## wip/amber
==> flow/design.v (excerpt) <==
module SystolicCore(
	input clk,
	input rst,
	input start,
	input mode_conv_mm,
	input isac,
	input isrelu,
	input isbn,
	input [22:0] dfsm_config,
	input all_data_rdy,
	input pe_config_1_1,
	input pe_config_1_2,
	input pe_config_1_3,
	input pe_config_2_1,
	input pe_config_2_2,
	input pe_config_2_3,
	input [7:0] data_horz_1_1,
	input [7:0] data_horz_1_2,
	input [7:0] data_horz_1_3,
	input [7:0] data_horz_2_1,
	input [7:0] data_horz_2_2,
	input [7:0] data_horz_2_3,
	input [7:0] data_obli_1,
	input [7:0] data_obli_2,
	input [7:0] data_obli_3,
	input [7:0] data_obli_4,
	input [7:0] data_obli_5,
	input [7:0] data_obli_6,
	input [15:0] data_bn_1,
	input [15:0] data_bn_2,
	input data_bn_en,
	output data_preread,
	output [7:0] dout_1_1,
	output [7:0] dout_1_2,
	output [7:0] dout_1_3,
	output [7:0] dout_1_4,
	output [7:0] dout_2_1,
	output [7:0] dout_2_2,
	output [7:0] dout_2_3,
	output [7:0] dout_2_4,
	output dout_en_1_1,
	output dout_en_1_2,
	output dout_en_1_3,
	output dout_en_1_4,
	output dout_en_2_1,
	output dout_en_2_2,
	output dout_en_2_3,
	output dout_en_2_4
);
Settings: LEC_CHECK=0, ABC_AREA=1, CAP_MARGIN=20, CORE_MARGIN=2, CORE_UTILIZATION=72, CTS_CLUSTER_SIZE=50, PLACE_DENSITY=0.78, SETUP_SLACK_MARGIN=0.2, SLEW_MARGIN=20; clock period 6.97 ns.
run.sh (not shown) runs the stock make flow with config.mk's settings and CLKGATE_MAP_FILE=.
The flow completed for wip/amber, but it is not clean: the layout still shows setup timing.
Input-level comparison between wip/fjord and wip/amber:
diff --git a/flow/config.mk b/flow/config.mk
--- a/flow/config.mk
+++ b/flow/config.mk
@@ -9,0 +10 @@
+export CORE_ASPECT_RATIO = 0.5
@@ -12,3 +13,2 @@
-export CTS_CLUSTER_SIZE = 50
-export PLACE_DENSITY = 0.78
-export SETUP_SLACK_MARGIN = 0.2
+export PLACE_DENSITY = 0.67
+export SETUP_SLACK_MARGIN = 1.86
==> flow/constraint.sdc <==
create_clock -name core_clock -period 6.57 [get_ports {clk}]
set_input_delay 1.3140 -clock core_clock [delete_from_list [all_inputs] [get_ports {clk}]]
set_output_delay 1.3140 -clock core_clock [all_outputs]
set_load 0.01 [all_outputs]
### Flow results
- Per the comparison of wip/fjord with wip/amber, final worst-path setup slack went up, fraction of power consumed by the clock network went down.
- Against wip/amber as the reference, wip/fjord delivers a higher combinational fraction of the cell area.
- Lower setup skew after layout goes to wip/amber over wip/fjord.
- Detailed placer's ending HPWL on wip/fjord is ahead of wip/amber.
- The final reports for wip/fjord and wip/amber show final instance area lower in the former.
- From wip/amber to wip/fjord the numbers moved as follows: clock tree buffer depth rose by 1; max-slew violation total from the final report stayed essentially flat; total number of nets in the final design fell by 120.
- Of the runs wip/amber and wip/fjord, none of them finished clean.
- Although wip/amber finished all stages, its layout failed final checks on setup timing.
- Every stage of wip/fjord finished as expected; the final checks, on the other hand, flagged setup timing, which means the layout fails.
#### Input delta (wip/willow over wip/fjord)
diff --git a/flow/config.mk b/flow/config.mk
--- a/flow/config.mk
+++ b/flow/config.mk
@@ -8 +7,0 @@
-export ABC_AREA = 1
@@ -10 +8,0 @@
-export CORE_ASPECT_RATIO = 0.5
@@ -13,2 +11 @@
-export PLACE_DENSITY = 0.67
-export SETUP_SLACK_MARGIN = 1.86
+export PLACE_DENSITY = 0.64
==> flow/constraint.sdc <==
create_clock -name core_clock -period 7.93 [get_ports {clk}]
set_input_delay 1.5860 -clock core_clock [delete_from_list [all_inputs] [get_ports {clk}]]
set_output_delay 1.5860 -clock core_clock [all_outputs]
set_load 0.01 [all_outputs]
--- outcome ---
wip/willow finished all stages; layout check result: FAIL, due to setup timing. Changes observed in wip/willow relative to wip/fjord: post-synthesis to final-layout area growth decreased 1.7 points; part of the power in combinational logic lost 2.1 points; setup slack rose 0.76 ns; final weighted congestion of routability-driven global placement shows no meaningful change.
> inputs changed (wip/willow -> wip/onyx)
diff --git a/flow/config.mk b/flow/config.mk
--- a/flow/config.mk
+++ b/flow/config.mk
@@ -10,2 +10,2 @@
-export CORE_UTILIZATION = 72
-export PLACE_DENSITY = 0.64
+export CORE_UTILIZATION = 45
+export PLACE_DENSITY = 0.6
==> flow/constraint.sdc <==
create_clock -name core_clock -period 11.8 [get_ports {clk}]
set_input_delay 2.3600 -clock core_clock [delete_from_list [all_inputs] [get_ports {clk}]]
set_output_delay 2.3600 -clock core_clock [all_outputs]
set_load 0.01 [all_outputs]
Results
For the HPWL after detailed placement, wip/onyx came in about 1% higher than wip/willow did. Count of plain and timing-repair buffers went down by more than half going from wip/willow to wip/onyx. wip/onyx packs its core more loosely than wip/willow. Layout checks on wip/willow: not met. Flow itself completed; violations: setup timing. The final layout from wip/onyx, which completed every stage, passed the timing, design-rule and antenna checks at the end of the flow.
For wip/maple, these inputs were changed with respect to wip/onyx:
diff --git a/flow/config.mk b/flow/config.mk
--- a/flow/config.mk
+++ b/flow/config.mk
@@ -7,0 +8 @@
+export ABC_AREA = 1
@@ -10,2 +11,2 @@
-export CORE_UTILIZATION = 45
-export PLACE_DENSITY = 0.6
+export CORE_UTILIZATION = 59
+export PLACE_DENSITY = 0.37
==> flow/constraint.sdc <==
create_clock -name core_clock -period 5.74 [get_ports {clk}]
set_input_delay 1.1480 -clock core_clock [delete_from_list [all_inputs] [get_ports {clk}]]
set_output_delay 1.1480 -clock core_clock [all_outputs]
set_load 0.01 [all_outputs]
==> comparison <==
Completing all stages was not enough for wip/maple: its layout failed the final checks because of setup timing.
[compare] base=wip/onyx new=wip/maple: Yosys chip area picked up an extra 7700 um2, post-synthesis share of cell area spent on and, or, nand and nor gates closely matched the old numbers, largest incremental delay on the critical path has decreased, worst slew margin relative to its limit dropped 1.1 points.
Of wip/onyx and wip/maple, wip/onyx shows the higher number of antenna violations at the first check in global routing, with wip/maple below it.
wip/maple ended with less worst hold slack than wip/onyx.
The final core area utilization of wip/maple is higher than that of wip/onyx.
Via count up 30% in wip/maple wrt wip/onyx
[inputs] wip/garnet vs wip/maple
diff --git a/flow/config.mk b/flow/config.mk
--- a/flow/config.mk
+++ b/flow/config.mk
@@ -8 +7,0 @@
-export ABC_AREA = 1
@@ -11,2 +10,2 @@
-export CORE_UTILIZATION = 59
-export PLACE_DENSITY = 0.37
+export CORE_UTILIZATION = 45
+export PLACE_DENSITY = 0.6
==> flow/constraint.sdc <==
create_clock -name core_clock -period 8.08 [get_ports {clk}]
set_input_delay 1.6160 -clock core_clock [delete_from_list [all_inputs] [get_ports {clk}]]
set_output_delay 1.6160 -clock core_clock [all_outputs]
set_load 0.01 [all_outputs]
## What came out
- Layout checks on wip/garnet: not met. Flow itself completed; violations: setup timing.
- wip/maple → wip/garnet: post-route cell area went down; total track usage went down; chip area line of the yosys report went down; area share of fa/ha/maj cells after synthesis went up.
- Of wip/garnet and wip/maple, it is wip/garnet that has the lower number of nets at floorplan.
- Cmp wip/garnet vs wip/maple: total inserted antenna cells lower in wip/garnet
- [compare] base=wip/maple new=wip/garnet: total power -about 30%; part of the power in the clock network saw an increase.
- Looking at total internal power, wip/garnet sits 29% below wip/maple.
- wip/garnet vs wip/maple, topmost layer with routed signal wires: met4 vs met5
- Going from wip/maple to wip/garnet, the maximum number of pins on one net before global-route repair was found to have gone up by 14%.
- Route | wip/garnet vs wip/maple | wire shorter in wip/garnet


== run A ==
SystolicCore again, from the RTL that the note above started with.
clock: 3.68 ns
lec_check: 0
abc_area: 1
cap_margin: 20
core_margin: 2
core_utilization: 72
cts_cluster_diameter: 364
cts_cluster_size: 14
place_density_lb_addon: 0.1
setup_slack_margin: 1.04
slew_margin: 20
Completing all stages was not enough for run A: its layout failed the final checks because of setup timing.
## Diff of input files: run B against run A
# run A
export LEC_CHECK = 0
export ABC_AREA = 1
export CAP_MARGIN = 20
export CORE_MARGIN = 2
export CORE_UTILIZATION = 72
export CTS_CLUSTER_DIAMETER = 364
export CTS_CLUSTER_SIZE = 14
export PLACE_DENSITY_LB_ADDON = 0.1
export SETUP_SLACK_MARGIN = 1.04
export SLEW_MARGIN = 20
create_clock -name core_clock -period 3.68 [get_ports {clk}]
# run B
export LEC_CHECK = 0
export CAP_MARGIN = 20
export CORE_MARGIN = 2
export CORE_UTILIZATION = 45
export PLACE_DENSITY = 0.6
export SLEW_MARGIN = 20
create_clock -name core_clock -period 12.0 [get_ports {clk}]
### Flow results
- The flow did not stop early for run B: all stages ran, and the layout cleared the timing, design-rule and antenna checks.
- For run B, the kind of critical path was in -> out, unlike run A, where it was reg -> out.
- Run B gives less portion of the clock cycle consumed by the worst path in the final layout than run A did.
- Against run A, run B comes in about 65% lower on power consumption.
- Going from run A to run B, floorplan row count grew by more than 10%.
- Sort run A and run B by synthesis-to-finish area growth desc -> top: run A
- Power consumed by combinational cells went down by more than half going from run A to run B.
- Sequential power for run B is lower than for run A.
- Delta (run B minus run A): clock network power lost about 54%, die outline area picked up an extra 71000 um2.
Inputs modified between run B and run C:
# run B
export LEC_CHECK = 0
export CAP_MARGIN = 20
export CORE_MARGIN = 2
export CORE_UTILIZATION = 45
export PLACE_DENSITY = 0.6
export SLEW_MARGIN = 20
create_clock -name core_clock -period 12.0 [get_ports {clk}]
# run C
export LEC_CHECK = 0
export CAP_MARGIN = 30
export CORE_MARGIN = 2
export CORE_UTILIZATION = 26
export SETUP_SLACK_MARGIN = 2.07
export SLEW_MARGIN = 20
create_clock -name core_clock -period 12.0 [get_ports {clk}]
Results
- Run C vs run B, instance count: run C higher
- There was hardly any difference in via count between run C and run B.
- Growth of design area from synthesis to finish was lower in the run labelled run B.
- Max total power of the final layout across run B and run C: run C
- Between run C and run B, it is run C whose horizontal extent of the die is higher, by 150 um.
- For sequential cell area in the final layout, run C and run B come out practically identical.
- Compared with run B, run C shows a arrival time at the worst endpoint that is 0.84 ns lower.
- Higher smallest setup slack after layout was reported by run C, not run B.
Changes in run D relative to run C:
# run C
export LEC_CHECK = 0
export CAP_MARGIN = 30
export CORE_MARGIN = 2
export CORE_UTILIZATION = 26
export SETUP_SLACK_MARGIN = 2.07
export SLEW_MARGIN = 20
create_clock -name core_clock -period 12.0 [get_ports {clk}]
# run D
export LEC_CHECK = 0
export CAP_MARGIN = 20
export CORE_MARGIN = 2
export CORE_UTILIZATION = 70
export PLACE_DENSITY = 0.6
export SLEW_MARGIN = 20
create_clock -name core_clock -period 9.83 [get_ports {clk}]
Results
Ran to the end and failed final checks on setup timing: run D.
Diff run C -> run D | initial standard-cell utilization of the core | increase of 44 points
Diff run C -> run D: net switching fraction of the power has decreased; number of I/O port buffers has remained practically unchanged.
The following lists how run E was set up differently from run D:
# run D
export LEC_CHECK = 0
export CAP_MARGIN = 20
export CORE_MARGIN = 2
export CORE_UTILIZATION = 70
export PLACE_DENSITY = 0.6
export SLEW_MARGIN = 20
create_clock -name core_clock -period 9.83 [get_ports {clk}]
# run E
export LEC_CHECK = 0
export CAP_MARGIN = 20
export CORE_MARGIN = 2
export CORE_UTILIZATION = 65
export SLEW_MARGIN = 20
create_clock -name core_clock -period 6.14 [get_ports {clk}]
[summary]
- Although run E finished all stages, its layout failed final checks on setup timing.
- From run D to run E the numbers moved as follows: worst setup slack now sits lower, final instance count without filler cells now sits higher, total of flip-flops plus latches after synthesis now sits at about the same level, via count now sits at about the same level.
- | wire length of the first global-routing pass | run E vs run D | about 1.3% higher |
- Relative to run D, the final tally of setup violations of run E is higher by 45.
- The lower number of inserted filler cells in the final layout of run E and run D is in run D.
- Against run D, run E comes in 0.14 lower on via count normalized by instance count.
- Compared with run D, run E shows die outline area that has gone up by a little under 10%.


Setup of tundra:
Starting RTL as in the previous note.
clock: 7.3 ns
lec_check: 0
cap_margin: 30
cell_pad_in_sites_detail_placement: 2
cell_pad_in_sites_global_placement: 1
core_aspect_ratio: 1.01
core_margin: 3
core_utilization: 26
cts_cluster_diameter: 112
cts_cluster_size: 13
gpl_routability_driven: 0
max_routing_layer: met4
place_density_lb_addon: 0.02
setup_slack_margin: 2.07
slew_margin: 30
In tundra the implementation completed, yet the final layout does not meet the checks, the culprit being setup timing.
Here is what was changed in the inputs of sierra compared with tundra.
# tundra
export LEC_CHECK = 0
export CAP_MARGIN = 30
export CELL_PAD_IN_SITES_DETAIL_PLACEMENT = 2
export CELL_PAD_IN_SITES_GLOBAL_PLACEMENT = 1
export CORE_ASPECT_RATIO = 1.01
export CORE_MARGIN = 3
export CORE_UTILIZATION = 26
export CTS_CLUSTER_DIAMETER = 112
export CTS_CLUSTER_SIZE = 13
export GPL_ROUTABILITY_DRIVEN = 0
export MAX_ROUTING_LAYER = met4
export PLACE_DENSITY_LB_ADDON = 0.02
export SETUP_SLACK_MARGIN = 2.07
export SLEW_MARGIN = 30
create_clock -name core_clock -period 7.3 [get_ports {clk}]
# sierra
export LEC_CHECK = 0
export CAP_MARGIN = 20
export CORE_MARGIN = 2
export CORE_UTILIZATION = 66
export PLACE_DENSITY = 0.37
export SLEW_MARGIN = 20
create_clock -name core_clock -period 11.8 [get_ports {clk}]
--- outcome ---
Both conditions hold for sierra: the flow ran to the end and the final layout passed the timing, design-rule and antenna checks. | final cycle utilization of the critical path | sierra vs tundra | 26 points lower |. When sierra is set beside tundra, its width of the chip turns out to be 230 um smaller. Summary of the comparison: die size is lower in sierra, relative to tundra.
Input changes introduced in xenon (baseline for comparison: sierra):
# sierra
export LEC_CHECK = 0
export CAP_MARGIN = 20
export CORE_MARGIN = 2
export CORE_UTILIZATION = 66
export PLACE_DENSITY = 0.37
export SLEW_MARGIN = 20
create_clock -name core_clock -period 11.8 [get_ports {clk}]
# xenon
export LEC_CHECK = 0
export ABC_AREA = 1
export CAP_MARGIN = 20
export CORE_MARGIN = 2
export CORE_UTILIZATION = 70
export PLACE_DENSITY = 0.67
export SLEW_MARGIN = 20
create_clock -name core_clock -period 6.57 [get_ports {clk}]
Notes after the runs:
The lower combinational cell area excluding buffers and inverters of sierra and xenon is in sierra. The flow for xenon finished, though final verification flagged setup timing. Going from sierra to xenon, the die area was enlarged. Comparing area fraction in full adders, half adders and majority gates for sierra and xenon, the smaller number came from xenon. sierra → xenon: number of unique standard cell types used by synthesis shrank by about 34%, XOR/XNOR share of the synthesized area shrank by 1.8 points, netlist area before placement grew by 0.0077 mm2. For sierra, the critical-path cell with the highest stage delay was clkdlybuf4s50_1, unlike xenon, where it was ha_4.
Input changes introduced in indigo (baseline for comparison: xenon):
# xenon
export LEC_CHECK = 0
export ABC_AREA = 1
export CAP_MARGIN = 20
export CORE_MARGIN = 2
export CORE_UTILIZATION = 70
export PLACE_DENSITY = 0.67
export SLEW_MARGIN = 20
create_clock -name core_clock -period 6.57 [get_ports {clk}]
# indigo
export LEC_CHECK = 0
export CAP_MARGIN = 20
export CORE_MARGIN = 2
export CORE_UTILIZATION = 72
export CTS_CLUSTER_DIAMETER = 195
export CTS_CLUSTER_SIZE = 10
export HOLD_SLACK_MARGIN = 0.29
export PLACE_DENSITY = 0.6
export SETUP_SLACK_MARGIN = 1.09
export SLEW_MARGIN = 20
create_clock -name core_clock -period 6.57 [get_ports {clk}]
Notes after the runs:
- The final report for indigo shows a completed flow and a layout that fails verification, specifically setup timing.
- Going from xenon to indigo, total power shrank by a little under 10%.
- indigo ends up with a sequential share of layout area that is 2.6 points higher than in xenon.
- Final sequential cell count: xenon vs indigo identical
- Taking indigo over xenon, the critical path depth ratio works out to 0.57.
- Routed wire length (lower): indigo
- The wire length on met3 in indigo was lower than what xenon gave.
- Diff indigo..xenon | clock skew | negligible
- | proportion of total power due to net switching | indigo vs xenon | 0.80 points lower |
- indigo ends up with lower non-clock buffer share of cell area than xenon does.
- In indigo relative to xenon, tap cell count had gone down by a little under 10%.
Modified inputs, zinc compared to indigo
# indigo
export LEC_CHECK = 0
export CAP_MARGIN = 20
export CORE_MARGIN = 2
export CORE_UTILIZATION = 72
export CTS_CLUSTER_DIAMETER = 195
export CTS_CLUSTER_SIZE = 10
export HOLD_SLACK_MARGIN = 0.29
export PLACE_DENSITY = 0.6
export SETUP_SLACK_MARGIN = 1.09
export SLEW_MARGIN = 20
create_clock -name core_clock -period 6.57 [get_ports {clk}]
# zinc
export LEC_CHECK = 0
export CAP_MARGIN = 20
export CORE_MARGIN = 2
export CORE_UTILIZATION = 33
export PLACE_DENSITY = 0.6
export SLEW_MARGIN = 20
create_clock -name core_clock -period 11.8 [get_ports {clk}]
### Flow results
Die area up about 120% in zinc wrt indigo. Cmp zinc vs indigo: number of placed instances, taps included higher in zinc. Share of power burned in the clock network delta for zinc relative to indigo: 5.5 points higher. zinc went all the way through the flow, and no timing, DRC or antenna check failed. zinc packs its core looser than indigo. Design area in zinc vs indigo: down 0.0013 mm2. zinc vs indigo — layout-stage area growth over the synthesis result dropped 1.3 points. In the tables for indigo and zinc, met3 track utilization from global routing reads lower with zinc. Post-layout total power (zinc vs. indigo) decreases by more than a quarter.
## Diff of input files: violet against zinc
# zinc
export LEC_CHECK = 0
export CAP_MARGIN = 20
export CORE_MARGIN = 2
export CORE_UTILIZATION = 33
export PLACE_DENSITY = 0.6
export SLEW_MARGIN = 20
create_clock -name core_clock -period 11.8 [get_ports {clk}]
# violet
export LEC_CHECK = 0
export CAP_MARGIN = 20
export CORE_MARGIN = 2
export CORE_UTILIZATION = 45
export PLACE_DENSITY = 0.6
export SETUP_SLACK_MARGIN = 3.41
export SLEW_MARGIN = 20
create_clock -name core_clock -period 11.8 [get_ports {clk}]
Notes after the runs:
Wire length reported by the detailed router of violet exceeds that of zinc slightly.
Lower global router's overall resource usage among zinc and violet: zinc
Minimum setup slack after placement | violet above zinc
Going from zinc to violet, clock buffer count in the final layout grows by 0.45%.
Min fmax across zinc and violet: zinc
Clock skew delta for violet relative to zinc: 0.029 ns lower
Comparing zinc and violet, worst IR drop on VDD is higher on violet.
Power is estimated from default activity; no workload was simulated.
